== try-maple ==
// AXIS_FIR_v1_0
module AXIS_FIR_v1_0 # 
    (
        parameter integer C_S_AXIS_TDATA_WIDTH	= 16,
        parameter integer C_M_AXIS_TDATA_WIDTH	= 32,
        parameter integer C_M_AXIS_START_COUNT	= 32
    )
    (
        input wire [3:0] s_axis_tkeep,
        output wire [3:0] m_axis_tkeep,
        input wire  s_axis_aclk,
        input wire  s_axis_aresetn,
        output wire  s_axis_tready,
        input wire [C_S_AXIS_TDATA_WIDTH-1 : 0] s_axis_tdata,
        input wire [(C_S_AXIS_TDATA_WIDTH/8)-1 : 0] s_axis_tstrb,
        input wire  s_axis_tlast,
        input wire  s_axis_tvalid,
        input wire  m_axis_aclk,
        input wire  m_axis_aresetn,
        output wire  m_axis_tvalid,
        output wire [C_M_AXIS_TDATA_WIDTH-1 : 0] m_axis_tdata,
        output wire [(C_M_AXIS_TDATA_WIDTH/8)-1 : 0] m_axis_tstrb,
        output wire  m_axis_tlast,
        input wire  m_axis_tready
    );
Size in the first run: about 7400 cells after synthesis, roughly 720 flip-flops, about 72 I/O pins, about 0.081 mm² of cells after synthesis.
clock: 8.0 ns
lec_check: 0
cap_margin: 5
cell_pad_in_sites_global_placement: 3
core_aspect_ratio: 0.78
core_margin: 5
core_utilization: 40
gpl_timing_driven: 0
slew_margin: 20
run.sh (not shown) runs the stock make flow with config.mk's settings and CLKGATE_MAP_FILE=.
What try-xenon does differently from try-maple at the input level:
- a change of CORE_UTILIZATION from 40 to 12
- a deleted CELL_PAD_IN_SITES_GLOBAL_PLACEMENT that had been 3
- a change of CORE_MARGIN from 5 to 2
- a change of CAP_MARGIN from 5 to 20
- a deleted CORE_ASPECT_RATIO that had been 0.78
- a deleted GPL_TIMING_DRIVEN that had been 0
- a change of the clock period (ns, I/O delays scaled along) from 8.0 to 9.06
## What came out
try-maple went all the way through synthesis, placement and routing and the layout is clean on timing, DRC and antenna.
The final layout from try-xenon, which completed every stage, passed the timing, design-rule and antenna checks at the end of the flow.
For placed instance count, dividing the value from try-maple by the value from try-xenon gives 0.62.
try-xenon improves on try-maple in post-layout minimum cycle time.
try-xenon vs try-maple, wire length went down by about 10%.
Clock-buffer cell count shrinks by more than 10% when moving from try-maple to try-xenon.
Between try-maple and try-xenon, the post-CTS clock slew at the launch and capture registers of the worst setup and hold paths does not differ in any meaningful way.
Sort try-xenon and try-maple by final cell utilization of the core, ascending, and try-xenon comes first.
--- input diff try-xenon..try-violet ---
- a change of CORE_UTILIZATION from 12 to 40
- a change of the clock period (ns, I/O delays scaled along) from 9.06 to 8.0
Findings:
Comparing try-xenon and try-violet, data arrival time of the worst path is lower on try-xenon.
Number of buffers inserted during clock tree synthesis went up by a few percent going from try-xenon to try-violet.
Delta(total number of placement rows, try-violet - try-xenon) < 0
Summary of try-violet over try-xenon: post-placement cell area -8.4%.
Cmp try-xenon and try-violet / count of inserted antenna diode cells / higher: try-xenon
Against try-xenon, try-violet reports a vias per cell that is higher.
Share of the clock period used by the worst path: try-violet higher than try-xenon
Sequential share of cell area, try-xenon and try-violet, lower one = try-xenon.
--- input diff try-violet..try-umber ---
- CORE_UTILIZATION: 40 -> 64
- the clock period (ns, I/O delays scaled along): 8.0 -> 5.96
## What came out
The flow for try-umber finished, though final verification flagged negative setup slack.
try-umber — via density per instance 0.55 higher, try-violet as reference
Taking try-violet as the reference point, the final core area utilization of try-umber rises by 29 points.
Summary of try-umber over try-violet: final cell area excluding filler cells rose by 2.9%; global routing met1 resource utilization went up 17 points; via total after detailed routing higher; via count of the first global-routing pass now larger; count of clock-buffer cells in the layout saw a decrease.
Looking at slowest stage cell on the critical path, the sky130_fd_sc_hd__edfxtp_1 result is from try-violet; the sky130_fd_sc_hd__fa_1 one comes from try-umber.

---

AXIS_FIR_v1_0 again, from the RTL that the note above started with.
export LEC_CHECK = 0
export CAP_MARGIN = 20
export CELL_PAD_IN_SITES_GLOBAL_PLACEMENT = 1
export CORE_ASPECT_RATIO = 1.54
export CORE_MARGIN = 3
export CORE_UTILIZATION = 63
export GPL_ROUTABILITY_DRIVEN = 1
export GPL_TIMING_DRIVEN = 1
export SLEW_MARGIN = 20
export TNS_END_PERCENT = 65
create_clock -name core_clock -period 6.23 [get_ports {s_axis_aclk}]
The baseline produced a layout that fails on negative setup slack.
Rerun with:
- CELL_PAD_IN_SITES_GLOBAL_PLACEMENT: 1 -> default
- CORE_ASPECT_RATIO: 1.54 -> default
- CORE_MARGIN: 3 -> 2
- CORE_UTILIZATION: 63 -> 40
- GPL_ROUTABILITY_DRIVEN: 1 -> default
- GPL_TIMING_DRIVEN: 1 -> default
- TNS_END_PERCENT: 65 -> default
- clock period: 6.23 -> 7.24 ns (I/O delays scaled with it)
Result:
- The new run went through all stages and came out clean
- final cell count went up by 8.3%
- synthesized area is unchanged
- flip-flop count is unchanged
- via count falls by 3.7%
- clock-buffer cell count climbs by 6
- non-clock buffer count decreases by 266
- final area drops by 0.96%
Rerun with:
- CORE_UTILIZATION: 40 -> 72
- PLACE_DENSITY: default -> 0.43
- clock period: 7.24 -> 5.13 ns (I/O delays scaled with it)
What happened: The new run produced a layout that fails on negative setup slack. Sequential share of layout area went down by 2.1 points. Worst setup slack loses 1700 ps. Die area went down by 44%. Global-route usage went up by 19 points.
Rerun with:
- PLACE_DENSITY: 0.43 -> default
- PLACE_DENSITY_LB_ADDON: default -> 0.0
- SETUP_SLACK_MARGIN: default -> 0.69
Effect: The changed run finished with negative setup slack left; setup slack gets better by 11 ps; critical path depth shrinks by 3; global-route usage grows by 0.91 points; final cell count grows by 1.9%; design area grows by 2.7%; worst hold slack stays flat; via count grows by 5.1%.

---

== P ==
AXIS_FIR_v1_0 again, from the RTL that the note above started with.
==> flow/design.v (excerpt) <==
module AXIS_FIR_v1_0 # 
    (
        parameter integer C_S_AXIS_TDATA_WIDTH	= 16,
        parameter integer C_M_AXIS_TDATA_WIDTH	= 32,
        parameter integer C_M_AXIS_START_COUNT	= 32
    )
    (
        input wire [3:0] s_axis_tkeep,
        output wire [3:0] m_axis_tkeep,
        input wire  s_axis_aclk,
        input wire  s_axis_aresetn,
        output wire  s_axis_tready,
        input wire [C_S_AXIS_TDATA_WIDTH-1 : 0] s_axis_tdata,
        input wire [(C_S_AXIS_TDATA_WIDTH/8)-1 : 0] s_axis_tstrb,
        input wire  s_axis_tlast,
        input wire  s_axis_tvalid,
        input wire  m_axis_aclk,
        input wire  m_axis_aresetn,
        output wire  m_axis_tvalid,
        output wire [C_M_AXIS_TDATA_WIDTH-1 : 0] m_axis_tdata,
        output wire [(C_M_AXIS_TDATA_WIDTH/8)-1 : 0] m_axis_tstrb,
        output wire  m_axis_tlast,
        input wire  m_axis_tready
    );
clock: 6.23 ns
lec_check: 0
cap_margin: 20
cell_pad_in_sites_global_placement: 1
core_aspect_ratio: 1.33
core_margin: 9
core_utilization: 17
gpl_routability_driven: 1
gpl_timing_driven: 1
hold_slack_margin: -0.01
max_routing_layer: met4
setup_slack_margin: 0.71
slew_margin: 20
tns_end_percent: 65
[P] flow finished | final checks: failed | reasons: setup timing
Here is what was changed in the inputs of Q compared with P.
- CORE_ASPECT_RATIO: 1.33 -> unset
- GPL_ROUTABILITY_DRIVEN: 1 -> unset
- TNS_END_PERCENT: 65 -> unset
- CORE_UTILIZATION: 17 -> 72
- MAX_ROUTING_LAYER: met4 -> unset
- SETUP_SLACK_MARGIN: 0.71 -> unset
- CELL_PAD_IN_SITES_GLOBAL_PLACEMENT: 1 -> unset
- HOLD_SLACK_MARGIN: -0.01 -> unset
- GPL_TIMING_DRIVEN: 1 -> unset
- CORE_MARGIN: 9 -> 2
- the clock period (ns, I/O delays scaled along): 6.23 -> 5.21
After detailed routing, P needs less wire than Q. Measured against each other, Q and P differ in post-route standard cell area excluding fillers, the lower figure coming from Q. The core of Q is more densely filled than that of P. Number of fill cells in the layout in Q is 46400 lower than in P. Compared with P, Q shows a higher per-cell routed wire length. Between Q and P, the wire length of the first global-routing pass does not differ in any meaningful way. Depth of the worst register-to-register path ends up lower on Q. Going from P to Q, setup slack shrinks by 1.31 ns. Q: complete, dirty (setup timing). P → Q: total buffers and inverters traversed by the critical path moved down, depth of the worst hold-timing path level.
The inputs of R differ from those of Q as listed below.
- putting PLACE_DENSITY at 0.64 where nothing was set
- swapping 5.21 for 5.35 in the clock period (ns, I/O delays scaled along)
--- outcome ---
- Although R finished all stages, its layout failed final checks on setup timing.
- Relative to Q, number of buffers created by CTS has gone up in R.
- Of Q and R, the higher synthesis-to-finish area growth belongs to Q.

---

Starting RTL as in the previous note.
Design AXIS_FIR_v1_0, start of the top module:
module AXIS_FIR_v1_0 # 
    (
        parameter integer C_S_AXIS_TDATA_WIDTH	= 16,
        parameter integer C_M_AXIS_TDATA_WIDTH	= 32,
        parameter integer C_M_AXIS_START_COUNT	= 32
    )
    (
        input wire [3:0] s_axis_tkeep,
        output wire [3:0] m_axis_tkeep,
        input wire  s_axis_aclk,
        input wire  s_axis_aresetn,
        output wire  s_axis_tready,
        input wire [C_S_AXIS_TDATA_WIDTH-1 : 0] s_axis_tdata,
        input wire [(C_S_AXIS_TDATA_WIDTH/8)-1 : 0] s_axis_tstrb,
        input wire  s_axis_tlast,
        input wire  s_axis_tvalid,
        input wire  m_axis_aclk,
        input wire  m_axis_aresetn,
        output wire  m_axis_tvalid,
        output wire [C_M_AXIS_TDATA_WIDTH-1 : 0] m_axis_tdata,
        output wire [(C_M_AXIS_TDATA_WIDTH/8)-1 : 0] m_axis_tstrb,
        output wire  m_axis_tlast,
        input wire  m_axis_tready
    );
make LEC_CHECK=0 ABC_AREA=1 CAP_MARGIN=30 CORE_MARGIN=6 CORE_UTILIZATION=43 CTS_CLUSTER_SIZE=32 GPL_ROUTABILITY_DRIVEN=0 HOLD_SLACK_MARGIN=0.27 MAX_ROUTING_LAYER=met4 MIN_ROUTING_LAYER=met2 PLACE_DENSITY=0.41 SETUP_SLACK_MARGIN=-0.36 SLEW_MARGIN=20 finish   # period 11.6 ns
The baseline went through all stages and came out clean.
Then changed:
--- a/flow/config.mk
+++ b/flow/config.mk
@@ -10,2 +10,2 @@
-export CORE_MARGIN = 6
-export CORE_UTILIZATION = 43
+export CORE_MARGIN = 5
+export CORE_UTILIZATION = 40
@@ -14 +13,0 @@
-export HOLD_SLACK_MARGIN = 0.27
==> flow/constraint.sdc (replaced) <==
create_clock -name core_clock -period 8.0 [get_ports {s_axis_aclk}]
set_input_delay 1.6000 -clock core_clock [delete_from_list [all_inputs] [get_ports {s_axis_aclk}]]
set_output_delay 1.6000 -clock core_clock [all_outputs]
set_load 0.01 [all_outputs]
Core utilization fell by 3.2 points.
Cell count rose by 2.3%.
Hold slack is worse by 0.0044 ns.
Global-route usage fell by 0.70 points.
Worst setup slack is worse by 3.5 ns.
Design area rose by 0.74%.
Critical path depth rose by 1.
Then changed:
==> flow/config.mk (replaced) <==
export PLATFORM = sky130hd
export DESIGN_NAME = AXIS_FIR_v1_0
export DESIGN_NICKNAME = AXIS_FIR_v1_0
export VERILOG_FILES = /design/flow/design.v
export SDC_FILE = /design/flow/constraint.sdc
export NUM_CORES = 4
export LEC_CHECK = 0
export CAP_MARGIN = 20
export CORE_MARGIN = 2
export CORE_UTILIZATION = 70
export MAX_ROUTING_LAYER = met4
export SLEW_MARGIN = 20
==> flow/constraint.sdc (replaced) <==
create_clock -name core_clock -period 6.09 [get_ports {s_axis_aclk}]
set_input_delay 1.2180 -clock core_clock [delete_from_list [all_inputs] [get_ports {s_axis_aclk}]]
set_output_delay 1.2180 -clock core_clock [all_outputs]
set_load 0.01 [all_outputs]
What happened: The changed run produced a layout that fails on negative setup slack. Utilization increases by 34 points. Clock skew is lower by 0.013 ns. Clock-buffer cell count came out higher by 3. Wire length decreases by 33%.
Then changed:
--- a/flow/config.mk
+++ b/flow/config.mk
@@ -8 +8 @@
-export CAP_MARGIN = 20
+export CAP_MARGIN = 15
@@ -10 +10 @@
-export CORE_UTILIZATION = 70
+export CORE_UTILIZATION = 72
==> flow/constraint.sdc (replaced) <==
create_clock -name core_clock -period 5.93 [get_ports {s_axis_aclk}]
set_input_delay 1.1860 -clock core_clock [delete_from_list [all_inputs] [get_ports {s_axis_aclk}]]
set_output_delay 1.1860 -clock core_clock [all_outputs]
set_load 0.01 [all_outputs]
What happened: The changed run reached the layout checks and failed them: negative setup slack. Worst setup slack got worse by 0.17 ns. Routed wire length climbs by about 3.2%. Global-route usage climbs by 1.6 points. Area after synthesis stays the same.
